==> flow/design.v <==
module processor
(
	output reg w_en,
	output reg done,
	output reg [7:0] addr,
	output reg [31:0] data_out,
	input clk,
	input rst_n,
	input start,
	input [31:0] data_in
);
	parameter RESET = 3'd0;
	parameter READ_DATA = 3'd1;
	parameter READ_INSTRUCTON = 3'd2;
	parameter DELAY = 3'd3;
	parameter EXECUTE = 3'd4;
	parameter ADD = 3'd0;
	parameter SUB = 3'd1;
	parameter MUL = 3'd2;
	parameter TR = 3'd3;
	parameter DET = 3'd4;
	reg [2:0] cs,ns;
	reg [1:0] read_data_counter;
	reg [3:0] a11,a12,a21,a22,b11,b12,b21,b22;
	always@(posedge clk or negedge rst_n)begin
		if(~rst_n) cs <= RESET;
		else cs <= ns;
	end
	always@(*)begin
		case(cs)
			RESET : ns = (start & rst_n) ? READ_DATA : RESET;
			READ_DATA : ns = (read_data_counter == 2) ? READ_INSTRUCTON : READ_DATA;
			READ_INSTRUCTON : ns = DELAY;
			DELAY : ns = EXECUTE;
			EXECUTE : ns = RESET;
			default : ns = RESET;
		endcase
	end
	always@(posedge clk or negedge rst_n)begin
		if(~rst_n)begin
			done <= 0;
			w_en <= 0;
			addr <= 8'd255;
			data_out <= 0;
			read_data_counter <= 0;
			a11 <= 0;
			a12 <= 0;
			a21 <= 0; 
			a22 <= 0;
			b11 <= 0;
			b12 <= 0;
			b21 <= 0;
			b22 <= 0;	
		end
		else begin
			case(ns)
				RESET : begin
					done <= 0;
					w_en <= 0;
					addr <= 8'd255;
					data_out <= 0;
					read_data_counter <= 0;
					a11 <= 0;
					a12 <= 0;
					a21 <= 0; 
					a22 <= 0;
					b11 <= 0;
					b12 <= 0;
					b21 <= 0;
					b22 <= 0;
				end
				READ_DATA : begin
					done <= 0;
					w_en <= 0;
					addr <= 8'd255;
					data_out <= 0;
					read_data_counter <= read_data_counter + 1;
					a11 <= data_in[3:0];
					a12 <= data_in[7:4];
					a21 <= data_in[11:8]; 
					a22 <= data_in[15:12];
					b11 <= data_in[19:16];
					b12 <= data_in[23:20];
					b21 <= data_in[27:24];
					b22 <= data_in[31:28];
				end
				READ_INSTRUCTON : begin
					done <= 0;
					w_en <= 0;
					addr <= 0;
					data_out <= 0;
					read_data_counter <= 0;
					a11 <= a11;
					a12 <= a12;
					a21 <= a21; 
					a22 <= a22;
					b11 <= b11;
					b12 <= b12;
					b21 <= b21;
					b22 <= b22;
				end
				DELAY : begin
					done <= done;
					w_en <= w_en;
					addr <= addr;
					data_out <= 0;
					read_data_counter <= 0;
					a11 <= a11;
					a12 <= a12;
					a21 <= a21; 
					a22 <= a22;
					b11 <= b11;
					b12 <= b12;
					b21 <= b21;
					b22 <= b22;
				end
				EXECUTE : begin
					addr <= data_in[7:0];
					read_data_counter <= read_data_counter;
					a11 <= a11;
					a12 <= a12;
					a21 <= a21; 
					a22 <= a22;
					b11 <= b11;
					b12 <= b12;
					b21 <= b21;
					b22 <= b22;
					case(data_in[31:29])
						ADD : begin
							done <= 1;
							w_en <= 1;
							data_out [7:0] <= $signed(a11) + $signed(b11);
							data_out [15:8] <= $signed(a12) + $signed(b12);
							data_out [23:16] <= $signed(a21) + $signed(b21);
							data_out [31:24] <= $signed(a22) + $signed(b22);
						end
						SUB : begin
							done <= 1;
							w_en <= 1;
							data_out [7:0] <= $signed(a11) - $signed(b11);
							data_out [15:8] <= $signed(a12) - $signed(b12);
							data_out [23:16] <= $signed(a21) - $signed(b21);
							data_out [31:24] <= $signed(a22) - $signed(b22);
						end
						MUL : begin
							done <= 1;
							w_en <= 1;
							data_out [7:0] <= ($signed(a11) * $signed(b11)) + ($signed(a12) * $signed(b21));
							data_out [15:8] <= ($signed(a11) * $signed(b12)) + ($signed(a12) * $signed(b22));
							data_out [23:16] <= ($signed(a21) * $signed(b11)) + ($signed(a22) * $signed(b21));
							data_out [31:24] <= ($signed(a21) * $signed(b12)) + ($signed(a22) * $signed(b22));
						end
						TR : begin
							done <= 1;
							w_en <= 1;
							data_out [7:0] <= {a11[3],a11[3],a11[3],a11[3],a11};
							data_out [15:8] <= {a21[3],a21[3],a21[3],a21[3],a21};
							data_out [23:16] <= {a12[3],a12[3],a12[3],a12[3],a12};
							data_out [31:24] <= {a22[3],a22[3],a22[3],a22[3],a22};
						end
						DET : begin
							done <= 1;
							w_en <= 1;
							data_out <= ($signed(a11) * $signed(a22)) - ($signed(a12) * $signed(a21));
						end
						default : begin
							done <= 0;
							w_en <= 0;
						end
					endcase
				end
			endcase
		end
	end
endmodule
==> flow/run.sh <==
#!/bin/bash
# the make line also repeats each setting of config.mk as NAME=value (left out here)
make -C /OpenROAD-flow-scripts/flow DESIGN_CONFIG=/design/flow/config.mk WORK_HOME=/design/flow/orfs CLKGATE_MAP_FILE= finish
==> flow/config.mk <==
export PLATFORM = sky130hd
export DESIGN_NAME = processor
export DESIGN_NICKNAME = processor
export VERILOG_FILES = /design/flow/design.v
export SDC_FILE = /design/flow/constraint.sdc
export NUM_CORES = 4
export LEC_CHECK = 0
export CAP_MARGIN = 20
export CORE_MARGIN = 2
export CORE_UTILIZATION = 68
export CTS_CLUSTER_SIZE = 22
export SETUP_SLACK_MARGIN = 0.74
export SLEW_MARGIN = 20
==> flow/constraint.sdc <==
create_clock -name core_clock -period 6.35 [get_ports {clk}]
set_input_delay 1.2700 -clock core_clock [delete_from_list [all_inputs] [get_ports {clk}]]
set_output_delay 1.2700 -clock core_clock [all_outputs]
set_load 0.01 [all_outputs]
==> job_summary.md, run 1 <==
## Synthesis and layout report

| Metric | Value |
|---|---|
| Port Buffer Count | `76` |
| CTS tree | `done` |
| Crit path DAT | `between 5000 and 6000 ps` |
| Final nets | `1682` |
| Post-Syn Instances | `approximately 1300` |
| Synth top area cells | `fa_1 (25%), ha_1 (16%), dfrtp_1 (15%)` |
| R2r setup slk | `roughly 1100 ps` |
| Most frequent cells after synthesis | `inv_1 (238), ha_1 (147), fa_1 (144)` |
| Worst path bufs/invs | `5` |
| Hpwl dp | `between 20000 and 30000 um` |
| Final Skew | `roughly 8.3 ps` |
| # DRC | `0` |
| Setup TNS | `0 ps` |
| Ys cells | `1297` |
| Worst Max-Slew Pin Slew | `1124 ps` |
| Worst-case clock buffer depth | `2` |
| RR Endpoint | `data_out[21]` |
| CP startpoint | `a12[1]` |
| Sinks on Clock Net | `80` |
| CP Data Required Time | `approximately 6600 ps` |
| Fp util | `0.6973` |
| Vias in the first global route | `9645` |
| Root buffer cell | `clkbuf_16` |
| Log Warnings | `between 50 and 60` |
| Post-layout util | `0.7778` |
| Initial antenna violation count | `0` |
| Die X-Extent | `134.6 um` |
| Seq share, synth | `0.1735` |
| Chip Area | `between 15000 and 20000 um2` |
| Simple Share, Synth | `0.1187` |
| HP Class | `reg -> reg` |
| Rows | `between 40 and 50` |
| Adder share | `0.4069` |
| Max Fclk | `roughly 190 MHz` |
| Outcome | `timing/DRC/antenna clean` |
| Syn Area/Cell | `a little under 9 um2` |
| Critical path startpoint category | `flip-flop` |
| Hold-fix buffers, CTS | `0` |
| Post-synth EDFFs | `0` |
| CP endpoint | `data_out[21]` |
| Setup Viol. Count Final | `0` |
| Yosys top cell by instances | `inv_1` |
| Register-to-Register Path Depth | `19` |
| First-iteration detailed-routing DRC count | `between 1000 and 1500` |
| Critical path class | `reg -> reg` |
| Latency at later pin | `approximately 360 ps` |
| Mapped Nets | `between 1500 and 2000` |
| Die y size | `134.6 um` |
| Hold Crit Depth | `1` |
| Antenna-violating nets left | `0` |
| Period minus WS final | `roughly 5300 ps` |
| Clk pin slew, worst setup/hold paths | `approximately 70 ps` |
| Pin count of the biggest net entering global routing | `60` |
| GPL Wtd Cong | `between 0.9 and 1` |
| Total grt overflow | `0` |
| First-pass GRT wire length | `51880 um` |
| TritonRoute pass-1 iters | `6` |
| Area grow syn2layout | `11.54%` |
| Area leader share | `0.2484` |
| Synth Flop Type | `dfrtp_1` |
| Yosys synthesis warning count | `1` |
| Cell Type Count | `a little under 50` |
| Hold Startpoint | `cs[1]` |
| # IOs | `77` |
| Slew Limit Fails | `0` |
| Ys flops | `80` |
| WL/cell | `roughly 21 um` |
| Mapped Area | `11600 um2` |
| Cell taking the most area after synthesis | `fa_1` |
| Crit path largest cell delay | `about 600 ps` |
| Num CTS Buffers | `9` |
| Gr usage total | `0.3771` |
| Xor/xnor share | `0.07202` |
| Ys async rst share | `1.000` |
| CP Capture Type | `flip-flop` |
| WHS | `between 400 and 500 ps` |
| Path length in cells of the critical path | `19` |
| Core area | `around 17000 um2` |
| CP Max Fanout | `14` |
| H-tree depth | `3` |
| CP delay by family, top | `adder cells` |
| Cycle use final | `0.8300` |
| Post-synthesis mux area share | `0.007332` |
| Unrepaired setup endpoints after global routing | `false` |
| Max-cap violations | `0` |
| Via/cell ratio | `5.948` |
| Routed Wire Length | `about 32000 um` |
| Post-Synth AOI/OAI Area | `0.1273` |
| Reg2reg start | `a12[1]` |
| Dominant combinational family | `adder cells` |
| Yosys stat area | `11600 um2` |
| Max-slew headroom | `0.2483` |
| Final hold vios | `0` |
| DR vias | `approximately 9400` |
| Slowest CP cell | `dfrtp_1` |
| Critical path cell sequence | `inv_1 > nor2_1 > fa_1 > fa_1 > ha_1 > inv_1 > fa_1 > inv_1 > fa_1 > inv_1 > ha_1 > a31oi_1 > a22oi_1 > a31oi_1 > xnor2_2 > o21bai_4 > buf_12 > nor2_1 > a221o_1` |
| Hold worst-path end | `cs[0]` |
==> layout make-up <==
| class | instances | area (um2) |
|---|---|---|
| Sequential cell | 80 | 2019 |
| Inverter | 242 | 908.4 |
| Antenna cell | 1 | 2.502 |
| Fill cell | 1248 | 3699 |
| Clock buffer | 10 | 229.0 |
| Tap cell | 220 | 275.3 |
| Timing Repair Buffer | 93 | 898.4 |
| Clock inverter | 6 | 92.59 |
| Multi-Input combinational cell | 930 | 8518 |
==> routing by layer <==
layer | part of all wire | track usage | up-vias | routed length, um
li1 | - | - | 4265 | -
met3 | 0.097 | 0.09535 | 76 | 3152
met2 | 0.46 | 0.5956 | 489 | 14930
met4 | 0.026 | 0.1170 | 0 | 854
met1 | 0.42 | 0.5167 | 4579 | 13500
met5 | 0 | 0 | - | 0
==> repair_timing <==
item | 4_1_cts | 5_1_grt
setup endpoints to repair | 0 | 13
resized | 0 | 6
setup buffers | 0 | 2
==> through the flow <==
step           area [um2]  setup slack [ps]  instances
4_1_cts             12910             913.7       1579
3_3_place_gp        12590              1099       1563
5_1_grt             12940             716.8       1581
2_1_floorplan       11600              1522       1297
3_5_place_dp        12590             931.9       1563
6_report            12940              1080       1582
==> inputs of run 2 (changes only) <==
ABC_AREA = 1   (was default)
CORE_UTILIZATION = 67   (was 68)
CTS_CLUSTER_DIAMETER = 371   (was default)
CTS_CLUSTER_SIZE = 99   (was 22)
PLACE_DENSITY = 0.42   (was default)
SETUP_SLACK_MARGIN = default   (was 0.74)
TNS_END_PERCENT = 20   (was default)
clock period = 6.79 ns   (was 6.35 ns; I/O delays follow)
==> run 2 against run 1 <==
Against the previous run: setup slack improved by 400 ps; critical path depth is 2 higher.
==> job_summary.md, run 2 <==
## Synthesis and layout report

| Metric | Value |
|---|---|
| Area grow syn2layout | `9.799% (was 11.54%)` |
| First-pass GRT wire length | `57300 um (was 51880 um)` |
| Ys async rst share | `1.000 (unchanged)` |
| WL/cell | `17.70 um (was 20.51 um)` |
| Simple Share, Synth | `0.1897 (was 0.1187)` |
| Routed Wire Length | `34830 um (was 32450 um)` |
| Mapped Area | `12510 um2 (was 11600 um2)` |
| Period minus WS final | `5315 ps (was 5270 ps)` |
| Slew Limit Fails | `0 (unchanged)` |
| CTS tree | `done (unchanged)` |
| Setup TNS | `0 ps (unchanged)` |
| CP endpoint | `data_out[10] (was data_out[21])` |
| Fill cell count | `1451 (was 1248)` |
| Worst-case clock buffer depth | `2 (unchanged)` |
| Latency at later pin | `350 ps (was 360 ps)` |
| Clk pin slew, worst setup/hold paths | `70 ps (about the same)` |
| Hold Startpoint | `cs[1] (unchanged)` |
| Adder share | `0.3774 (was 0.4069)` |
| Post_cts resized | `0 (unchanged)` |
| Most frequent cells after synthesis | `inv_1 (418), nand2_1 (391), ha_1 (147) (was inv_1 (238), ha_1 (147), fa_1 (144))` |
| First-iteration detailed-routing DRC count | `1036 (was 1089)` |
| Total grt overflow | `0 (unchanged)` |
| Log Warnings | `58 (unchanged)` |
| Xor/xnor share | `0.02590 (was 0.07202)` |
| Final Skew | `8.312 ps (was 8.319 ps)` |
| Setup Viol. Count Final | `0 (unchanged)` |
| Crit path DAT | `5550 ps (was 5510 ps)` |
| Fp util | `0.6895 (was 0.6973)` |
| Worst path bufs/invs | `5 (unchanged)` |
| CP Data Required Time | `7020 ps (was 6590 ps)` |
| Post-layout util | `0.7571 (was 0.7778)` |
| Chip Area | `19790 um2 (was 18130 um2)` |
| Placement Cell Area | `13430 um2 (was 12590 um2)` |
| Cell Type Count | `45 (was 49)` |
| TritonRoute pass-1 iters | `5 (was 6)` |
| GPL Wtd Cong | `0.9859 (was 0.9684)` |
| Critical path startpoint category | `flip-flop (unchanged)` |
| Yosys stat area | `12510 um2 (was 11600 um2)` |
| Gr usage total | `0.3716 (was 0.3771)` |
| Unrepaired setup endpoints after global routing | `false (unchanged)` |
| CP dominant cell by count | `inv_1` |
| Rows | `49 (was 47)` |
| Initial antenna violation count | `0 (unchanged)` |
| Post-synthesis mux area share | `0 (was 0.007332)` |
| CP delay by family, top | `adder cells (unchanged)` |
| Path length in cells of the critical path | `21 (was 19)` |
| Yosys synthesis warning count | `1 (unchanged)` |
| Worst Max-Slew Pin Slew | `1017 ps (was 1124 ps)` |
| Area leader share | `0.2304 (was 0.2484)` |
| # IOs | `77 (unchanged)` |
| H-tree depth | `3 (unchanged)` |
| Hpwl dp | `27190 um (was 25060 um)` |
| Vias in the first global route | `11270 (was 9645)` |
| Port Buffer Count | `76 (unchanged)` |
| Post-Synth AOI/OAI Area | `0.1031 (was 0.1273)` |
| Synth Flop Type | `dfrtp_1 (unchanged)` |
| Critical path class | `reg -> reg (unchanged)` |
| Max-slew headroom | `0.3181 (was 0.2483)` |
| Seq share, synth | `0.1609 (was 0.1735)` |
| Ys flops | `80 (unchanged)` |
| Antenna-violating nets left | `0 (unchanged)` |
| # diodes | `0 (was 1)` |
| Slowest CP cell | `dfrtp_1 (unchanged)` |
| Outcome | `timing/DRC/antenna clean (unchanged)` |
| Final nets | `2060 (was 1682)` |
| Critical path cell sequence | `nand2_1 > fa_1 > fa_1 > ha_1 > inv_1 > fa_1 > inv_1 > fa_1 > inv_1 > ha_1 > nand2_1 > o21ai_1 > nand3_1 > inv_1 > nor2_1 > inv_1 > nand2_1 > nand3_4 > nand2_2 > o21ai_0 > nand2_1 (was inv_1 > nor2_1 > fa_1 > fa_1 > ha_1 > inv_1 > fa_1 > inv_1 > fa_1 > inv_1 > ha_1 > a31oi_1 > a22oi_1 > a31oi_1 > xnor2_2 > o21bai_4 > buf_12 > nor2_1 > a221o_1)` |
| Mapped Nets | `2010 (was 1623)` |
| Syn Area/Cell | `7.431 um2 (was 8.947 um2)` |
| Cycle use final | `0.7828 (was 0.8300)` |
| Max-cap violations | `0 (unchanged)` |
| Sinks on Clock Net | `80 (unchanged)` |
| Root buffer cell | `clkbuf_16 (unchanged)` |
| Die X-Extent | `140.7 um (was 134.6 um)` |
| Yosys top cell by instances | `inv_1 (unchanged)` |
| Final hold vios | `0 (unchanged)` |
| Register-to-Register Path Depth | `21 (was 19)` |
| Hold Crit Depth | `1 (unchanged)` |
| Post-CTS Setup Bufs | `0 (unchanged)` |
| Post-synth EDFFs | `0 (unchanged)` |
| Comb area | `8712 um2 (was 8518 um2)` |
| Dominant combinational family | `adder cells (unchanged)` |
| Ys cells | `1684 (was 1297)` |
| RR Endpoint | `data_out[10] (was data_out[21])` |
| DR vias | `11180 (was 9409)` |
| Reg2reg start | `a11[3] (was a12[1])` |
| CP Capture Type | `flip-flop (unchanged)` |
| Pin count of the biggest net entering global routing | `49 (was 60)` |
| Core area | `18150 um2 (was 16640 um2)` |
| Crit path largest cell delay | `830 ps (was 590 ps)` |
| Cell taking the most area after synthesis | `fa_1 (unchanged)` |
| Num CTS Buffers | `9 (unchanged)` |
| Post-Syn Instances | `1684 (was 1297)` |
| CP startpoint | `a11[3] (was a12[1])` |
| Synth top area cells | `fa_1 (23%), ha_1 (15%), dfrtp_1 (14%) (was fa_1 (25%), ha_1 (16%), dfrtp_1 (15%))` |
| # DRC | `0 (unchanged)` |
| Final instance area | `13740 um2 (was 12940 um2)` |
| Hold worst-path end | `cs[0] (unchanged)` |
| Max Fclk | `188.1 MHz (was 189.7 MHz)` |
| Reg area | `2013 um2 (was 2019 um2)` |
| HP Class | `reg -> reg (unchanged)` |
| Die y size | `140.7 um (was 134.6 um)` |
| Hold-fix buffers, CTS | `0 (unchanged)` |
| CP Max Fanout | `14 (unchanged)` |
| R2r setup slk | `1470 ps (was 1080 ps)` |
| Via/cell ratio | `5.678 (was 5.948)` |
==> run 2: layer usage <==
| metal | global-route usage | up-vias | part of all wire |
|---|---|---|---|
| met1 | 0.4908 | 5264 | 0.39 |
| li1 | - | 5214 | - |
| met3 | 0.07779 | 128 | 0.11 |
| met4 | 0.1484 | 0 | 0.044 |
| met5 | 0 | - | 0 |
| met2 | 0.6044 | 569 | 0.46 |
==> run 2: final cells by class <==
type / instances / share of cell area
sequential: 80 / 0.1465
clock buffer: 9 / 0.01639
inverter: 424 / 0.1158
multi-input combinational: 1134 / 0.6341
clock inverter: 7 / 0.006193
tap: 229 / 0.02085
timing repair buffer: 85 / 0.06010
==> run 2: metrics by stage <==
stage / hold WS [ps] / setup slack [ps] / instances
5_1_grt: 455.5 / 1161 / 1968
2_1_floorplan: 405.4 / 2225 / 1684
3_3_place_gp: 423.5 / 1748 / 1952
3_5_place_dp: 425.8 / 1618 / 1952
6_report: 436.8 / 1475 / 1968
4_1_cts: 442.5 / 1601 / 1968
==> inputs of run 3 (changes only) <==
ABC_AREA = default   (was 1)
CORE_UTILIZATION = 40   (was 67)
CTS_CLUSTER_DIAMETER = default   (was 371)
CTS_CLUSTER_SIZE = default   (was 99)
PLACE_DENSITY = default   (was 0.42)
SETUP_SLACK_MARGIN = -0.3   (was default)
TNS_END_PERCENT = default   (was 20)
clock period = 5.61 ns   (was 6.79 ns; I/O delays follow)
==> run 3 against run 2 <==
Against the previous run: still clean on timing, DRC and antenna; clock skew rose by 1.9 ps; non-clock buffer count is 23 higher; setup slack lost 1200 ps; via count is 18% lower; cell count shrank 11%; maximum frequency down 0.45%; die area is 54% higher; sequential share of layout area is 0.58 points higher; routed wire length down 5.6%; critical endpoint is now data_out[18]; highest routed layer unchanged.
==> job_summary.md, run 3 <==
## Synthesis and layout report

| Metric | Value |
|---|---|
| Unrepaired setup endpoints after global routing | `false (unchanged)` |
| Max-slew headroom | `0.3394 (was 0.3181)` |
| Xor/xnor share | `0.07202 (was 0.02590)` |
| CP dominant cell by count | `fa_1 (was inv_1)` |
| Final Skew | `10.21 ps (was 8.312 ps)` |
| Worst Max-Slew Pin Slew | `989.8 ps (was 1017 ps)` |
| Worst path bufs/invs | `3 (was 5)` |
| Yosys synthesis warning count | `1 (unchanged)` |
| Cell taking the most area after synthesis | `fa_1 (unchanged)` |
| Reg2reg start | `a22[0] (was a11[3])` |
| Mapped Area | `11600 um2 (was 12510 um2)` |
| CP Max Fanout | `7 (was 14)` |
| Outcome | `timing/DRC/antenna clean (unchanged)` |
| Max-cap violations | `0 (unchanged)` |
| Register-to-Register Path Depth | `17 (was 21)` |
| Vias in the first global route | `9552 (was 11270)` |
| Hold Crit Depth | `1 (unchanged)` |
| Hold worst-path end | `cs[0] (unchanged)` |
| Root buffer cell | `clkbuf_16 (unchanged)` |
| Cycle use final | `0.9518 (was 0.7828)` |
| Area grow syn2layout | `13.92% (was 9.799%)` |
| Dominant combinational family | `adder cells (unchanged)` |
| Via/cell ratio | `5.214 (was 5.678)` |
| HP Class | `reg -> reg (unchanged)` |
| Ys async rst share | `1.000 (unchanged)` |
| Port Buffer Count | `76 (unchanged)` |
| Num CTS Buffers | `9 (unchanged)` |
| Simple Share, Synth | `0.1187 (was 0.1897)` |
| Ys cells | `1297 (was 1684)` |
| Cell Type Count | `49 (was 45)` |
| Syn Area/Cell | `8.947 um2 (was 7.431 um2)` |
| Yosys top cell by instances | `inv_1 (unchanged)` |
| Worst-case clock buffer depth | `2 (unchanged)` |
| Chip Area | `30390 um2 (was 19790 um2)` |
| Period minus WS final | `5339 ps (was 5315 ps)` |
| Post-Syn Instances | `1297 (was 1684)` |
| Max Fclk | `187.3 MHz (was 188.1 MHz)` |
| Die y size | `174.3 um (was 140.7 um)` |
| First-iteration detailed-routing DRC count | `696 (was 1036)` |
| Fp util | `0.4054 (was 0.6895)` |
| Initial antenna violation count | `0 (unchanged)` |
| GPL Wtd Cong | `0.8865 (was 0.9859)` |
| Die X-Extent | `174.3 um (was 140.7 um)` |
| WL/cell | `18.67 um (was 17.70 um)` |
| TritonRoute pass-1 iters | `7 (was 5)` |
| CTS tree | `done (unchanged)` |
| Sinks on Clock Net | `80 (unchanged)` |
| Hpwl dp | `26630 um (was 27190 um)` |
| Critical path startpoint category | `flip-flop (unchanged)` |
| CP delay by family, top | `adder cells (unchanged)` |
| Path length in cells of the critical path | `17 (was 21)` |
| Seq share, synth | `0.1735 (was 0.1609)` |
| DR vias | `9182 (was 11180)` |
| Ys flops | `80 (unchanged)` |
| Core area | `28630 um2 (was 18150 um2)` |
| Hold-fix buffers, CTS | `0 (unchanged)` |
| Post-Synth AOI/OAI Area | `0.1273 (was 0.1031)` |
| Adder share | `0.4069 (was 0.3774)` |
| Gr usage total | `0.2250 (was 0.3716)` |
| Critical path cell sequence | `nand2_1 > fa_1 > fa_1 > ha_1 > inv_1 > fa_1 > inv_1 > fa_1 > inv_1 > ha_1 > a31oi_1 > a22oi_1 > a31oi_1 > xnor2_2 > nor2_2 > a2111oi_0 > a21o_1 (was nand2_1 > fa_1 > fa_1 > ha_1 > inv_1 > fa_1 > inv_1 > fa_1 > inv_1 > ha_1 > nand2_1 > o21ai_1 > nand3_1 > inv_1 > nor2_1 > inv_1 > nand2_1 > nand3_4 > nand2_2 > o21ai_0 > nand2_1)` |
| Setup TNS | `0 ps (unchanged)` |
| Most frequent cells after synthesis | `inv_1 (238), ha_1 (147), fa_1 (144) (was inv_1 (418), nand2_1 (391), ha_1 (147))` |
| CP endpoint | `data_out[18] (was data_out[10])` |
| Latency at later pin | `360 ps (was 350 ps)` |
| Post-CTS Setup Bufs | `0 (unchanged)` |
| Reg area | `2013 um2 (unchanged)` |
| Total grt overflow | `0 (unchanged)` |
| CP Data Required Time | `5900 ps (was 7020 ps)` |
| CP startpoint | `a22[0] (was a11[3])` |
| Antenna-violating nets left | `0 (unchanged)` |
| Fill cell count | `2770 (was 1451)` |
| Synth top area cells | `fa_1 (25%), ha_1 (16%), dfrtp_1 (15%) (was fa_1 (23%), ha_1 (15%), dfrtp_1 (14%))` |
| Routed Wire Length | `32890 um (was 34830 um)` |
| Final hold vios | `0 (unchanged)` |
| Setup Viol. Count Final | `0 (unchanged)` |
| Final nets | `1697 (was 2060)` |
| Log Warnings | `56 (was 58)` |
| Hold Startpoint | `cs[1] (unchanged)` |
| Clk pin slew, worst setup/hold paths | `70 ps (about the same)` |
| Area leader share | `0.2484 (was 0.2304)` |
| Slew Limit Fails | `0 (unchanged)` |
| CP Capture Type | `flip-flop (unchanged)` |
| Crit path DAT | `5630 ps (was 5550 ps)` |
| Comb area | `8518 um2 (was 8712 um2)` |
| RR Endpoint | `data_out[18] (was data_out[10])` |
| Mapped Nets | `1623 (was 2010)` |
| Synth Flop Type | `dfrtp_1 (unchanged)` |
| H-tree depth | `3 (unchanged)` |
| # DRC | `0 (unchanged)` |
| Rows | `62 (was 49)` |
| Slowest CP cell | `a2111oi_0 (was dfrtp_1)` |
| Pin count of the biggest net entering global routing | `69 (was 49)` |
| Yosys stat area | `11600 um2 (was 12510 um2)` |
| Crit path largest cell delay | `720 ps (was 830 ps)` |
| Post-synth EDFFs | `0 (unchanged)` |
| Critical path class | `reg -> reg (unchanged)` |
| Post-synthesis mux area share | `0.007332 (was 0)` |
| R2r setup slk | `270 ps (was 1470 ps)` |
| # IOs | `77 (unchanged)` |
| First-pass GRT wire length | `53160 um (was 57300 um)` |
| Post_cts resized | `0 (unchanged)` |
run 3: layout make-up:
class,count,area share
multi-input combinational,930,0.6443
sequential,80,0.1523
timing repair buffer,108,0.07553
inverter,242,0.06871
tap,384,0.03634
clock buffer,10,0.01808
clock inverter,6,0.004543
antenna,1,0.0001893
run 3: per-layer routing:
layer | GRT usage | wire [um]
met4 | 0.05042 | 602
met2 | 0.3547 | 14770
met1 | 0.3227 | 15290
met3 | 0.04024 | 2223
met5 | 0 | 0
run 3: through the flow:
step	setup WS [ps]	instances	utilization	hold slack (ps)	instance area (um2)
after global placement	488.0	1744	0.4513	412.4	12920
after detailed placement	392.8	1744	0.4513	416.4	12920
after floorplan	781.6	1297	-	396.9	11600
final	270.7	1761	0.4618	439.3	13220
after global routing	13.15	1760	0.4618	459.9	13220
after CTS	365.5	1760	0.4618	442.7	13220
==> inputs of run 4 (changes only) <==
CORE_UTILIZATION = 64   (was 40)
SETUP_SLACK_MARGIN = 1.13   (was -0.3)
clock period = 3.88 ns   (was 5.61 ns; I/O delays follow)
==> run 4 against run 3 <==
Against the previous run: the layout now fails its checks (setup timing); via count rose by 12%; global-route usage rose by 15 points; flip-flop count did not move; sequential share of layout area fell by 1.9 points; synthesized cell count did not move; count of clock-buffer cells in the layout rose by 1; cell count rose by 1.9%; first-iteration DRC count rose by 30%; routed wire length rose by 9.1%; clock skew fell by 2.2 ps; critical path type unchanged.
==> job_summary.md, run 4 <==
## Synthesis and layout report

| Metric | Value |
|---|---|
| Final instance area | `15220 um2 (was 13220 um2)` |
| Metal-1 WL | `14620 um (was 15290 um)` |
| Hpwl dp | `27730 um (was 26630 um)` |
| Yosys synthesis warning count | `1 (unchanged)` |
| Post-Synth AOI/OAI Area | `0.1273 (unchanged)` |
| Root buffer cell | `clkbuf_16 (unchanged)` |
| Total grt overflow | `0 (unchanged)` |
| Register-to-Register Path Depth | `16 (was 17)` |
| Final cell count without fillers | `1794 (was 1761)` |
| Reg2reg start | `a11[1] (was a22[0])` |
| CP Data Required Time | `4110 ps (was 5900 ps)` |
| Met3 WL | `3348 um (was 2223 um)` |
| Ys cells | `1297 (unchanged)` |
| Fp util | `0.6482 (was 0.4054)` |
| Vias in the first global route | `10720 (was 9552)` |
| Synth top area cells | `fa_1 (25%), ha_1 (16%), dfrtp_1 (15%) (unchanged)` |
| Mapped Nets | `1623 (unchanged)` |
| Post-synthesis mux area share | `0.007332 (unchanged)` |
| Initial antenna violation count | `0 (unchanged)` |
| Critical path startpoint category | `flip-flop (unchanged)` |
| # IOs | `77 (unchanged)` |
| Fill cell count | `1066 (was 2770)` |
| Max-cap violations | `0 (unchanged)` |
| Area grow syn2layout | `31.13% (was 13.92%)` |
| Adder share | `0.4069 (unchanged)` |
| Xor/xnor share | `0.07202 (unchanged)` |
| WL/cell | `20.00 um (was 18.67 um)` |
| Die X-Extent | `138.7 um (was 174.3 um)` |
| CP Capture Type | `flip-flop (unchanged)` |
| Outcome | `failed layout checks (was timing/DRC/antenna clean)` |
| Hold worst-path end | `cs[0] (unchanged)` |
| Crit path largest cell delay | `540 ps (was 720 ps)` |
| Max Fclk | `215.5 MHz (was 187.3 MHz)` |
| Die y size | `138.7 um (was 174.3 um)` |
| Routed Wire Length | `35880 um (was 32890 um)` |
| Ys flops | `80 (unchanged)` |
| Slowest CP cell | `fa_1 (was a2111oi_0)` |
| Post-Syn Instances | `1297 (unchanged)` |
| Worst path bufs/invs | `2 (was 3)` |
| Post-route worst setup slack | `-759.6 ps (was 270.7 ps)` |
| Dominant combinational family | `adder cells (unchanged)` |
| Cycle use final | `1.196 (was 0.9518)` |
| Area leader share | `0.2484 (unchanged)` |
| Critical path class | `reg -> reg (unchanged)` |
| H-tree depth | `3 (unchanged)` |
| Cell Type Count | `49 (unchanged)` |
| Worst-case clock buffer depth | `2 (unchanged)` |
| Dpl cells | `1756 (was 1744)` |
| Seq share, synth | `0.1735 (unchanged)` |
| Final hold vios | `0 (unchanged)` |
| Crit path DAT | `4870 ps (was 5630 ps)` |
| Hold Crit Depth | `1 (unchanged)` |
| R2r setup slk | `-760 ps (was 270 ps)` |
| Period minus WS final | `4640 ps (was 5339 ps)` |
| Setup TNS | `-19360 ps (was 0 ps)` |
| Max-slew headroom | `0.4881 (was 0.3394)` |
| CP delay by family, top | `adder cells (unchanged)` |
| TritonRoute pass-1 iters | `8 (was 7)` |
| Port Buffer Count | `76 (unchanged)` |
| Yosys top cell by instances | `inv_1 (unchanged)` |
| Sinks on Clock Net | `80 (unchanged)` |
| Pin count of the biggest net entering global routing | `58 (was 69)` |
| GPL Wtd Cong | `0.9236 (was 0.8865)` |
| CP dominant cell by count | `fa_1 (unchanged)` |
| CP Max Fanout | `6 (was 7)` |
| Core area | `17900 um2 (was 28630 um2)` |
| Latency at later pin | `350 ps (was 360 ps)` |
| Final nets | `1886 (was 1697)` |
| Syn Area/Cell | `8.947 um2 (unchanged)` |
| # DRC | `0 (unchanged)` |
| Final Skew | `7.996 ps (was 10.21 ps)` |
| Violated checks | `setup timing` |
| First-iteration detailed-routing DRC count | `908 (was 696)` |
| RR Endpoint | `data_out[31] (was data_out[18])` |
| Simple Share, Synth | `0.1187 (unchanged)` |
| Post-synth EDFFs | `0 (unchanged)` |
| Num CTS Buffers | `9 (unchanged)` |
| DR WL met2 | `16750 um (was 14770 um)` |
| Mapped Area | `11600 um2 (unchanged)` |
| Antenna-violating nets left | `0 (unchanged)` |
| Top sig layer | `met4 (unchanged)` |
| CTS tree | `done (unchanged)` |
| Setup Viol. Count Final | `29 (was 0)` |
| Slew Limit Fails | `0 (unchanged)` |
| HP Class | `reg -> reg (unchanged)` |
| Clk pin slew, worst setup/hold paths | `60 ps (was 70 ps)` |
| WHS | `441.9 ps (was 439.3 ps)` |
| # diodes | `0 (was 1)` |
| Unrepaired setup endpoints after global routing | `true (was false)` |
| Worst Max-Slew Pin Slew | `764.2 ps (was 989.8 ps)` |
| Placement Cell Area | `14230 um2 (was 12920 um2)` |
| Gr usage total | `0.3728 (was 0.2250)` |
| Critical path cell sequence | `nand2b_4 > fa_1 > inv_1 > fa_1 > fa_1 > fa_1 > ha_4 > ha_4 > o21ai_2 > a22oi_2 > a31oi_2 > xnor2_2 > o21bai_4 > buf_12 > nor2_4 > a221o_1 (was nand2_1 > fa_1 > fa_1 > ha_1 > inv_1 > fa_1 > inv_1 > fa_1 > inv_1 > ha_1 > a31oi_1 > a22oi_1 > a31oi_1 > xnor2_2 > nor2_2 > a2111oi_0 > a21o_1)` |
| Cell taking the most area after synthesis | `fa_1 (unchanged)` |
| Log Warnings | `61 (was 56)` |
| Rows | `49 (was 62)` |
| First-pass GRT wire length | `56060 um (was 53160 um)` |
| Most frequent cells after synthesis | `inv_1 (238), ha_1 (147), fa_1 (144) (unchanged)` |
| DR vias | `10260 (was 9182)` |
| CP startpoint | `a11[1] (was a22[0])` |
| Hold Startpoint | `cs[1] (unchanged)` |
| Path length in cells of the critical path | `16 (was 17)` |
| Chip Area | `19230 um2 (was 30390 um2)` |
| Via/cell ratio | `5.720 (was 5.214)` |
| CP endpoint | `data_out[31] (was data_out[18])` |
| Ys async rst share | `1.000 (unchanged)` |
| Synth Flop Type | `dfrtp_1 (unchanged)` |
| Yosys stat area | `11600 um2 (unchanged)` |
## run 4: final cells by class
type,count,area [um2],share of cell area
sequential,80,2028,0.1333
clock inverter,5,63.81,0.004193
tap,229,286.5,0.01883
multi-input combinational,930,9150,0.6013
clock buffer,11,242.7,0.01595
timing repair buffer,297,2517,0.1654
inverter,242,928.4,0.06101
## run 4: metal layers
layer,global-route usage,vias up
met2,0.6073,517
met5,0,-
met4,0.1085,0
li1,-,4667
met1,0.5103,4975
met3,0.07804,103
## run 4: what timing repair did
item | 4_1_cts | 5_1_grt
setup buffers | 15 | 7
pin swaps | 40 | 22
hold buffers | 0 | 0
resized | 69 | 40
cloned | 0 | 0
setup endpoints to repair | 32 | 42
## run 4: through the flow
step	util	setup WS [ps]
global route	0.8500	-893.0
finish	0.8500	-759.6
global placement	0.7948	-722.0
detailed placement	0.7948	-813.8
floorplan	-	-639.2
CTS	0.8372	-708.3
==> inputs of run 5 (changes only) <==
CORE_ASPECT_RATIO = 0.5   (was default)
CORE_MARGIN = 3   (was 2)
CORE_UTILIZATION = 50   (was 64)
CTS_CLUSTER_DIAMETER = 285   (was default)
CTS_CLUSTER_SIZE = 100   (was default)
HOLD_SLACK_MARGIN = -0.06   (was default)
PLACE_DENSITY = 0.37   (was default)
SETUP_SLACK_MARGIN = default   (was 1.13)
TNS_END_PERCENT = 10   (was default)
clock period = 7.0 ns   (was 3.88 ns; I/O delays follow)
==> run 5 against run 4 <==
Against the previous run: now clean on timing, DRC and antenna; utilization is 26 points lower; final area is 15% lower; flip-flop count unchanged; critical endpoint is now data_out[15].
==> job_summary.md, run 5 <==
## Synthesis and layout report

| Metric | Value |
|---|---|
| Outcome | `timing/DRC/antenna clean (was failed layout checks)` |
| Die X-Extent | `221.5 um (was 138.7 um)` |
| Xor/xnor share | `0.07202 (unchanged)` |
| Hold Crit Depth | `1 (unchanged)` |
| First-iteration detailed-routing DRC count | `611 (was 908)` |
| Total grt overflow | `0 (unchanged)` |
| Crit path DAT | `5940 ps (was 4870 ps)` |
| Yosys stat area | `11600 um2 (unchanged)` |
| Area grow syn2layout | `12.10% (was 31.13%)` |
| WL/cell | `20.05 um (was 20.00 um)` |
| Final Skew | `10.66 ps (was 7.996 ps)` |
| Pin count of the biggest net entering global routing | `51 (was 58)` |
| Fill cell count | `2029 (was 1066)` |
| Sinks on Clock Net | `80 (unchanged)` |
| CP Max Fanout | `11 (was 6)` |
| Port Buffer Count | `76 (unchanged)` |
| Critical path startpoint category | `flip-flop (unchanged)` |
| Area leader share | `0.2484 (unchanged)` |
| H-tree depth | `3 (unchanged)` |
| Dominant combinational family | `adder cells (unchanged)` |
| Core area | `22200 um2 (was 17900 um2)` |
| Critical path class | `reg -> reg (unchanged)` |
| Mapped Area | `11600 um2 (unchanged)` |
| TritonRoute pass-1 iters | `7 (was 8)` |
| Cycle use final | `0.8132 (was 1.196)` |
| Post-CTS Setup Bufs | `0 (was 15)` |
| Latency at later pin | `370 ps (was 350 ps)` |
| Setup TNS | `0 ps (was -19360 ps)` |
| Antenna-violating nets left | `0 (unchanged)` |
| CTS tree | `done (unchanged)` |
| Initial antenna violation count | `1 (was 0)` |
| CP Data Required Time | `7250 ps (was 4110 ps)` |
| Post-Syn Instances | `1297 (unchanged)` |
| Root buffer cell | `clkbuf_16 (unchanged)` |
| Slowest CP cell | `dfrtp_1 (was fa_1)` |
| Hold-fix buffers, CTS | `0 (unchanged)` |
| Post-layout util | `0.5859 (was 0.8500)` |
| Syn Area/Cell | `8.947 um2 (unchanged)` |
| Cell Type Count | `49 (unchanged)` |
| Hold Startpoint | `cs[1] (unchanged)` |
| Unrepaired setup endpoints after global routing | `false (was true)` |
| Setup Viol. Count Final | `0 (was 29)` |
| Ys async rst share | `1.000 (unchanged)` |
| Final hold vios | `0 (unchanged)` |
| Synth top area cells | `fa_1 (25%), ha_1 (16%), dfrtp_1 (15%) (unchanged)` |
| Worst path bufs/invs | `5 (was 2)` |
| Final instance area | `13010 um2 (was 15220 um2)` |
| Final nets | `1682 (was 1886)` |
| Hold worst-path end | `cs[0] (unchanged)` |
| Yosys synthesis warning count | `1 (unchanged)` |
| Log Warnings | `58 (was 61)` |
| Synth Flop Type | `dfrtp_1 (unchanged)` |
| HP Class | `reg -> reg (unchanged)` |
| Max-slew headroom | `0.2542 (was 0.4881)` |
| Chip Area | `25180 um2 (was 19230 um2)` |
| Simple Share, Synth | `0.1187 (unchanged)` |
| Via/cell ratio | `5.512 (was 5.720)` |
| Vias in the first global route | `9475 (was 10720)` |
| Reg2reg start | `a22[3] (was a11[1])` |
| Crit path largest cell delay | `560 ps (was 540 ps)` |
| Most frequent cells after synthesis | `inv_1 (238), ha_1 (147), fa_1 (144) (unchanged)` |
| CP endpoint | `data_out[15] (was data_out[31])` |
| Die y size | `113.7 um (was 138.7 um)` |
| Rows | `38 (was 49)` |
| Critical path cell sequence | `clkinv_1 > nor2_1 > fa_1 > inv_1 > ha_1 > ha_1 > inv_1 > fa_1 > inv_1 > fa_1 > inv_1 > ha_1 > a31oi_1 > a22oi_1 > a31oi_1 > xnor2_2 > o21bai_4 > nor2_1 > a221o_1 (was nand2b_4 > fa_1 > inv_1 > fa_1 > fa_1 > fa_1 > ha_4 > ha_4 > o21ai_2 > a22oi_2 > a31oi_2 > xnor2_2 > o21bai_4 > buf_12 > nor2_4 > a221o_1)` |
| Post-synth EDFFs | `0 (unchanged)` |
| Register-to-Register Path Depth | `19 (was 16)` |
| Routed Wire Length | `33300 um (was 35880 um)` |
| # diodes | `0 (unchanged)` |
| Post-Synth AOI/OAI Area | `0.1273 (unchanged)` |
| CP delay by family, top | `adder cells (unchanged)` |
| Max Fclk | `175.7 MHz (was 215.5 MHz)` |
| R2r setup slk | `1310 ps (was -760 ps)` |
| Worst-case clock buffer depth | `2 (unchanged)` |
| Fp util | `0.5227 (was 0.6482)` |
| Worst Max-Slew Pin Slew | `1111 ps (was 764.2 ps)` |
| # DRC | `0 (unchanged)` |
| Post-synthesis mux area share | `0.007332 (unchanged)` |
| GPL Wtd Cong | `0.9480 (was 0.9236)` |
| DR vias | `9155 (was 10260)` |
| # IOs | `77 (unchanged)` |
| Post_cts resized | `0 (was 69)` |
| Slew Limit Fails | `0 (unchanged)` |
| Cell taking the most area after synthesis | `fa_1 (unchanged)` |
| Ys flops | `80 (unchanged)` |
| Num CTS Buffers | `9 (unchanged)` |
| Clk pin slew, worst setup/hold paths | `70 ps (was 60 ps)` |
| Ys cells | `1297 (unchanged)` |
| Yosys top cell by instances | `inv_1 (unchanged)` |
| Placement Cell Area | `12690 um2 (was 14230 um2)` |
| CP startpoint | `a22[3] (was a11[1])` |
| Path length in cells of the critical path | `19 (was 16)` |
| Period minus WS final | `5693 ps (was 4640 ps)` |
| CP Capture Type | `flip-flop (unchanged)` |
| First-pass GRT wire length | `53120 um (was 56060 um)` |
| RR Endpoint | `data_out[15] (was data_out[31])` |
| Adder share | `0.4069 (unchanged)` |
| Mapped Nets | `1623 (unchanged)` |
| Hpwl dp | `27350 um (was 27730 um)` |
| CP dominant cell by count | `inv_1 (was fa_1)` |
| Max-cap violations | `0 (unchanged)` |
| Gr usage total | `0.2764 (was 0.3728)` |
| Seq share, synth | `0.1735 (unchanged)` |
run 5: metal layers:
layer	global-route usage	vias to the layer above	share of wire
li1	-	4261	-
met5	0	-	0.00039
met4	0.05832	2	0.014
met3	0.05914	35	0.067
met1	0.4010	4585	0.47
met2	0.4316	272	0.45
run 5: metrics by stage:
step | setup slack [ps] | hold WS [ps] | instances
floorplan | 2172 | 396.9 | 1297
global placement | 1488 | 413.5 | 1644
detailed placement | 1378 | 424.0 | 1644
CTS | 1339 | 441.0 | 1660
global route | 1043 | 444.6 | 1661
finish | 1307 | 437.2 | 1661
run 5: layout make-up:
type,instances,area (um2),share of cell area
Inverter,242,908.4,0.06983
Timing Repair Buffer,93,905.9,0.06964
Tap cell,300,375.4,0.02885
Sequential cell,80,2013,0.1548
Clock buffer,10,239.0,0.01837
Multi-Input combinational cell,930,8518,0.6548
Clock inverter,6,48.80,0.003751
==> inputs of run 6 (changes only) <==
CORE_ASPECT_RATIO = default   (was 0.5)
CORE_MARGIN = 2   (was 3)
CORE_UTILIZATION = 72   (was 50)
CTS_CLUSTER_DIAMETER = 28   (was 285)
CTS_CLUSTER_SIZE = default   (was 100)
HOLD_SLACK_MARGIN = default   (was -0.06)
MAX_ROUTING_LAYER = met4   (was default)
PLACE_DENSITY = default   (was 0.37)
PLACE_DENSITY_LB_ADDON = 0.24   (was default)
SETUP_SLACK_MARGIN = 1.18   (was default)
TNS_END_PERCENT = 5   (was 10)
clock period = 4.88 ns   (was 7.0 ns; I/O delays follow)
==> run 6 against run 5 <==
Against the previous run: still clean on timing, DRC and antenna; first-iteration DRC count increased by 94%; final area rose by 3.7%; setup slack lost 1100 ps; sequential share of layout area shrank 0.46 points; via count rose by 10%; critical path depth is 1 lower; register-to-register slack worse by 1100 ps; cell count shrank 2.6%; critical endpoint is now data_out[20].
==> job_summary.md, run 6 <==
## Synthesis and layout report

| Metric | Value |
|---|---|
| Latency at later pin | `360 ps (was 370 ps)` |
| Num CTS Buffers | `9 (unchanged)` |
| Syn Area/Cell | `8.947 um2 (unchanged)` |
| Worst-case clock buffer depth | `2 (unchanged)` |
| Fill cell count | `898 (was 2029)` |
| Synth top area cells | `fa_1 (25%), ha_1 (16%), dfrtp_1 (15%) (unchanged)` |
| Critical path startpoint category | `flip-flop (unchanged)` |
| Chip Area | `17150 um2 (was 25180 um2)` |
| H-tree depth | `3 (unchanged)` |
| Final Skew | `5.954 ps (was 10.66 ps)` |
| # diodes | `0 (unchanged)` |
| Dominant combinational family | `adder cells (unchanged)` |
| Die y size | `131.0 um (was 113.7 um)` |
| Hold worst-path end | `cs[4] (was cs[0])` |
| Ys cells | `1297 (unchanged)` |
| Initial antenna violation count | `0 (was 1)` |
| Critical path class | `reg -> reg (unchanged)` |
| First-pass GRT wire length | `54570 um (was 53120 um)` |
| Port Buffer Count | `76 (unchanged)` |
| Ys flops | `80 (unchanged)` |
| Rows | `46 (was 38)` |
| Antenna-violating nets left | `0 (unchanged)` |
| HP Class | `reg -> reg (unchanged)` |
| Post-synth EDFFs | `0 (unchanged)` |
| Max-cap violations | `0 (unchanged)` |
| Die X-Extent | `131.0 um (was 221.5 um)` |
| Hold Crit Depth | `0 (was 1)` |
| CP delay by family, top | `adder cells (unchanged)` |
| Vias in the first global route | `10480 (was 9475)` |
| Max-slew headroom | `0.2938 (was 0.2542)` |
| First-iteration detailed-routing DRC count | `1187 (was 611)` |
| CP dominant cell by count | `fa_1 (was inv_1)` |
| Routed Wire Length | `34600 um (was 33300 um)` |
| Yosys stat area | `11600 um2 (unchanged)` |
| Cycle use final | `0.9514 (was 0.8132)` |
| Yosys synthesis warning count | `1 (unchanged)` |
| Reg2reg start | `a22[2] (was a22[3])` |
| Most frequent cells after synthesis | `inv_1 (238), ha_1 (147), fa_1 (144) (unchanged)` |
| Worst Max-Slew Pin Slew | `1056 ps (was 1111 ps)` |
| Xor/xnor share | `0.07202 (unchanged)` |
| WL/cell | `21.38 um (was 20.05 um)` |
| Mapped Nets | `1623 (unchanged)` |
| R2r setup slk | `240 ps (was 1310 ps)` |
| Synth Flop Type | `dfrtp_1 (unchanged)` |
| Cell Type Count | `49 (unchanged)` |
| Worst path bufs/invs | `4 (was 5)` |
| Post-Syn Instances | `1297 (unchanged)` |
| Mapped Area | `11600 um2 (unchanged)` |
| CTS tree | `done (unchanged)` |
| Hold-fix buffers, CTS | `0 (unchanged)` |
| Critical path cell sequence | `nand2_2 > fa_1 > fa_1 > ha_1 > inv_1 > fa_1 > inv_1 > fa_1 > inv_2 > ha_4 > a31oi_4 > a22oi_2 > a31oi_2 > xnor2_2 > o21bai_4 > buf_12 > nor2_4 > a221o_1 (was clkinv_1 > nor2_1 > fa_1 > inv_1 > ha_1 > ha_1 > inv_1 > fa_1 > inv_1 > fa_1 > inv_1 > ha_1 > a31oi_1 > a22oi_1 > a31oi_1 > xnor2_2 > o21bai_4 > nor2_1 > a221o_1)` |
| Crit path DAT | `4880 ps (was 5940 ps)` |
| Unrepaired setup endpoints after global routing | `true (was false)` |
| Simple Share, Synth | `0.1187 (unchanged)` |
| # IOs | `77 (unchanged)` |
| Log Warnings | `59 (was 58)` |
| Crit path largest cell delay | `580 ps (was 560 ps)` |
| Adder share | `0.4069 (unchanged)` |
| Via/cell ratio | `6.247 (was 5.512)` |
| # DRC | `0 (unchanged)` |
| Register-to-Register Path Depth | `18 (was 19)` |
| CP Data Required Time | `5110 ps (was 7250 ps)` |
| CP endpoint | `data_out[20] (was data_out[15])` |
| Core area | `15830 um2 (was 22200 um2)` |
| Post-layout util | `0.8521 (was 0.5859)` |
| Max Fclk | `215.4 MHz (was 175.7 MHz)` |
| Hpwl dp | `26500 um (was 27350 um)` |
| GPL Wtd Cong | `1.024 (was 0.9480)` |
| Post-synthesis mux area share | `0.007332 (unchanged)` |
| Slowest CP cell | `fa_1 (was dfrtp_1)` |
| Final hold vios | `0 (unchanged)` |
| DR vias | `10110 (was 9155)` |
| Ys async rst share | `1.000 (unchanged)` |
| Root buffer cell | `clkbuf_16 (unchanged)` |
| Outcome | `timing/DRC/antenna clean (unchanged)` |
| Yosys top cell by instances | `inv_1 (unchanged)` |
| RR Endpoint | `data_out[20] (was data_out[15])` |
| Area leader share | `0.2484 (unchanged)` |
| Area grow syn2layout | `16.22% (was 12.10%)` |
| Post-Synth AOI/OAI Area | `0.1273 (unchanged)` |
| Path length in cells of the critical path | `18 (was 19)` |
| Setup Viol. Count Final | `0 (unchanged)` |
| Seq share, synth | `0.1735 (unchanged)` |
| Gr usage total | `0.4409 (was 0.2764)` |
| Period minus WS final | `4643 ps (was 5693 ps)` |
| Fp util | `0.7332 (was 0.5227)` |
| Clk pin slew, worst setup/hold paths | `70 ps (about the same)` |
| Cell taking the most area after synthesis | `fa_1 (unchanged)` |
| Setup TNS | `0 ps (unchanged)` |
| Sinks on Clock Net | `80 (unchanged)` |
| Hold Startpoint | `cs[2] (was cs[1])` |
| Pin count of the biggest net entering global routing | `56 (was 51)` |
| Total grt overflow | `0 (unchanged)` |
| TritonRoute pass-1 iters | `8 (was 7)` |
| CP Capture Type | `flip-flop (unchanged)` |
| CP Max Fanout | `5 (was 11)` |
| CP startpoint | `a22[2] (was a22[3])` |
| Slew Limit Fails | `0 (unchanged)` |
| Final nets | `1723 (was 1682)` |
==> run 6: layout make-up <==
cell class	count	area, um2	area share
clock inverter	7	107.6	0.007978
multi-input combinational	930	8690	0.6443
timing repair buffer	134	1251	0.09277
tap	216	270.3	0.02004
sequential	80	2026	0.1502
clock buffer	9	225.2	0.01670
inverter	242	917.1	0.06800
==> run 6: timing repair <==
action | 4_1_cts | 5_1_grt
endpoints found under the hold margin | 0 | 0
setup buffers | 8 | 3
pin swaps | 7 | 4
resized | 21 | 4
setup endpoints to repair | 29 | 30
gates cloned | 1 | 0
==> run 6: layer usage <==
layer / share of wire / GRT usage
met5: 0 / -
met4: 0.056 / 0.2090
met3: 0.13 / 0.1242
met2: 0.45 / 0.6650
met1: 0.37 / 0.5528
==> run 6: metrics by stage <==
stage                     worst slack [ps]  hold slack [ps]  cells  instance area (um2)
after global placement               203.9            409.6   1590                12970
after floorplan                      360.8            396.9   1297                11820
after global routing                 106.6            476.8   1618                13490
after detailed placement             48.90            439.6   1590                12970
final                                237.4            454.5   1618                13490
after CTS                            260.5            451.5   1615                13460
==> inputs of run 7 (changes only) <==
CORE_UTILIZATION = 40   (was 72)
CTS_CLUSTER_DIAMETER = default   (was 28)
MAX_ROUTING_LAYER = default   (was met4)
PLACE_DENSITY_LB_ADDON = default   (was 0.24)
SETUP_SLACK_MARGIN = default   (was 1.18)
TNS_END_PERCENT = default   (was 5)
clock period = 7.0 ns   (was 4.88 ns; I/O delays follow)
==> run 7 against run 6 <==
Against the previous run: sequential share of layout area up 0.40 points; register-to-register slack better by 1300 ps; first-iteration DRC count down 46%; routed wire length down 6.0%; via count down 11%; final area down 3.2%; utilization down 40 points; maximum frequency down 16%; global-route usage down 22 points; area after synthesis unchanged; hold slack worse by 20 ps.
==> job_summary.md, run 7 <==
## Synthesis and layout report

| Metric | Value |
|---|---|
| Xor/xnor share | `0.07202 (unchanged)` |
| Post-synth EDFFs | `0 (unchanged)` |
| CP Max Fanout | `11 (was 5)` |
| GPL Wtd Cong | `0.9365 (was 1.024)` |
| Critical path cell sequence | `clkinv_1 > nor2_1 > fa_1 > inv_1 > ha_1 > ha_1 > inv_1 > fa_1 > inv_1 > fa_1 > inv_1 > ha_1 > a31oi_1 > a22oi_1 > a31oi_1 > xnor2_2 > o21bai_4 > nor2_1 > a221o_1 (was nand2_2 > fa_1 > fa_1 > ha_1 > inv_1 > fa_1 > inv_1 > fa_1 > inv_2 > ha_4 > a31oi_4 > a22oi_2 > a31oi_2 > xnor2_2 > o21bai_4 > buf_12 > nor2_4 > a221o_1)` |
| Max Fclk | `181.6 MHz (was 215.4 MHz)` |
| Post-layout util | `0.4562 (was 0.8521)` |
| CP startpoint | `a22[3] (was a22[2])` |
| Adder share | `0.4069 (unchanged)` |
| CP endpoint | `data_out[22] (was data_out[20])` |
| Port Buffer Count | `76 (unchanged)` |
| WL/cell | `18.70 um (was 21.38 um)` |
| Yosys synthesis warning count | `1 (unchanged)` |
| DR vias | `8996 (was 10110)` |
| Gr usage total | `0.2256 (was 0.4409)` |
| Simple Share, Synth | `0.1187 (unchanged)` |
| CP dominant cell by count | `inv_1 (was fa_1)` |
| First-pass GRT wire length | `52940 um (was 54570 um)` |
| Outcome | `timing/DRC/antenna clean (unchanged)` |
| Root buffer cell | `clkbuf_16 (unchanged)` |
| H-tree depth | `3 (unchanged)` |
| Clk pin slew, worst setup/hold paths | `60 ps (was 70 ps)` |
| Synth top area cells | `fa_1 (25%), ha_1 (16%), dfrtp_1 (15%) (unchanged)` |
| Worst Max-Slew Pin Slew | `1049 ps (was 1056 ps)` |
| Initial antenna violation count | `1 (was 0)` |
| RR Endpoint | `data_out[22] (was data_out[20])` |
| Cell Type Count | `49 (unchanged)` |
| Worst path bufs/invs | `5 (was 4)` |
| Post-Synth AOI/OAI Area | `0.1273 (unchanged)` |
| Register-to-Register Path Depth | `19 (was 18)` |
| Crit path DAT | `5740 ps (was 4880 ps)` |
| Area grow syn2layout | `12.52% (was 16.22%)` |
| Die y size | `174.3 um (was 131.0 um)` |
| R2r setup slk | `1490 ps (was 240 ps)` |
| Max-slew headroom | `0.3008 (was 0.2938)` |
| Path length in cells of the critical path | `19 (was 18)` |
| # DRC | `0 (unchanged)` |
| HP Class | `reg -> reg (unchanged)` |
| Unrepaired setup endpoints after global routing | `false (was true)` |
| Ys flops | `80 (unchanged)` |
| Total grt overflow | `0 (unchanged)` |
| Routed Wire Length | `32520 um (was 34600 um)` |
| Pin count of the biggest net entering global routing | `44 (was 56)` |
| Max-cap violations | `0 (unchanged)` |
| Fill cell count | `2789 (was 898)` |
| Ys cells | `1297 (unchanged)` |
| Sinks on Clock Net | `80 (unchanged)` |
| Latency at later pin | `360 ps (about the same)` |
| Post-CTS Setup Bufs | `0 (was 8)` |
| Mapped Area | `11600 um2 (unchanged)` |
| # IOs | `77 (unchanged)` |
| Cell taking the most area after synthesis | `fa_1 (unchanged)` |
| Final cell count without fillers | `1739 (was 1618)` |
| Yosys top cell by instances | `inv_1 (unchanged)` |
| Mapped Nets | `1623 (unchanged)` |
| Core area | `28630 um2 (was 15830 um2)` |
| CP delay by family, top | `adder cells (unchanged)` |
| Die X-Extent | `174.3 um (was 131.0 um)` |
| Seq share, synth | `0.1735 (unchanged)` |
| Slew Limit Fails | `0 (unchanged)` |
| Post-synthesis mux area share | `0.007332 (unchanged)` |
| Chip Area | `30390 um2 (was 17150 um2)` |
| Hold worst-path end | `cs[0] (was cs[4])` |
| Via/cell ratio | `5.173 (was 6.247)` |
| Reg2reg start | `a22[3] (was a22[2])` |
| Antenna-violating nets left | `0 (unchanged)` |
| Dominant combinational family | `adder cells (unchanged)` |
| Hold-fix buffers, CTS | `0 (unchanged)` |
| Final Skew | `7.300 ps (was 5.954 ps)` |
| Setup TNS | `0 ps (unchanged)` |
| Yosys stat area | `11600 um2 (unchanged)` |
| TritonRoute pass-1 iters | `5 (was 8)` |
| Comb area | `8518 um2 (was 8690 um2)` |
| Most frequent cells after synthesis | `inv_1 (238), ha_1 (147), fa_1 (144) (unchanged)` |
| Log Warnings | `56 (was 59)` |
| Fp util | `0.4054 (was 0.7332)` |
| First-iteration detailed-routing DRC count | `642 (was 1187)` |
| Syn Area/Cell | `8.947 um2 (unchanged)` |
| # diodes | `0 (unchanged)` |
| Worst-case clock buffer depth | `2 (unchanged)` |
| Reg area | `2013 um2 (was 2026 um2)` |
| CP Capture Type | `flip-flop (unchanged)` |
| Final hold vios | `0 (unchanged)` |
| Hold Crit Depth | `1 (was 0)` |
| Dpl cells | `1723 (was 1590)` |
| Cycle use final | `0.7866 (was 0.9514)` |
| Post-Syn Instances | `1297 (unchanged)` |
| Vias in the first global route | `9537 (was 10480)` |
| Period minus WS final | `5506 ps (was 4643 ps)` |
| Area leader share | `0.2484 (unchanged)` |
| Post_cts resized | `0 (was 21)` |
| Crit path largest cell delay | `520 ps (was 580 ps)` |
| Hold Startpoint | `cs[1] (was cs[2])` |
| Rows | `62 (was 46)` |
| Critical path startpoint category | `flip-flop (unchanged)` |
| Num CTS Buffers | `9 (unchanged)` |
| CP Data Required Time | `7240 ps (was 5110 ps)` |
| Final nets | `1676 (was 1723)` |
| Setup Viol. Count Final | `0 (unchanged)` |
| Synth Flop Type | `dfrtp_1 (unchanged)` |
| CTS tree | `done (unchanged)` |
| Hpwl dp | `26220 um (was 26500 um)` |
| Ys async rst share | `1.000 (unchanged)` |
| Critical path class | `reg -> reg (unchanged)` |
| Slowest CP cell | `dfrtp_1 (was fa_1)` |
## run 7: per-layer routing
metal | vias up | share of wire | track usage
met3 | 29 | 0.090 | 0.05709
met1 | 4373 | 0.45 | 0.3204
li1 | 4252 | - | -
met2 | 340 | 0.44 | 0.3469
met4 | 2 | 0.015 | 0.04972
met5 | - | 0.00052 | 0
## run 7: cell type report
cell class | count | share of cell area
Clock inverter | 5 | 0.004887
Inverter | 242 | 0.06957
Sequential cell | 80 | 0.1542
Tap cell | 384 | 0.03680
Timing Repair Buffer | 87 | 0.06439
Multi-Input combinational cell | 930 | 0.6524
Clock buffer | 11 | 0.01782
## run 7: through the flow
step	hold WS (ps)	area, um2	worst slack [ps]
floorplan	396.9	11600	2172
global placement	420.1	12760	1686
detailed placement	420.9	12760	1529
CTS	437.2	13060	1548
global route	461.8	13060	1242
finish	434.0	13060	1494
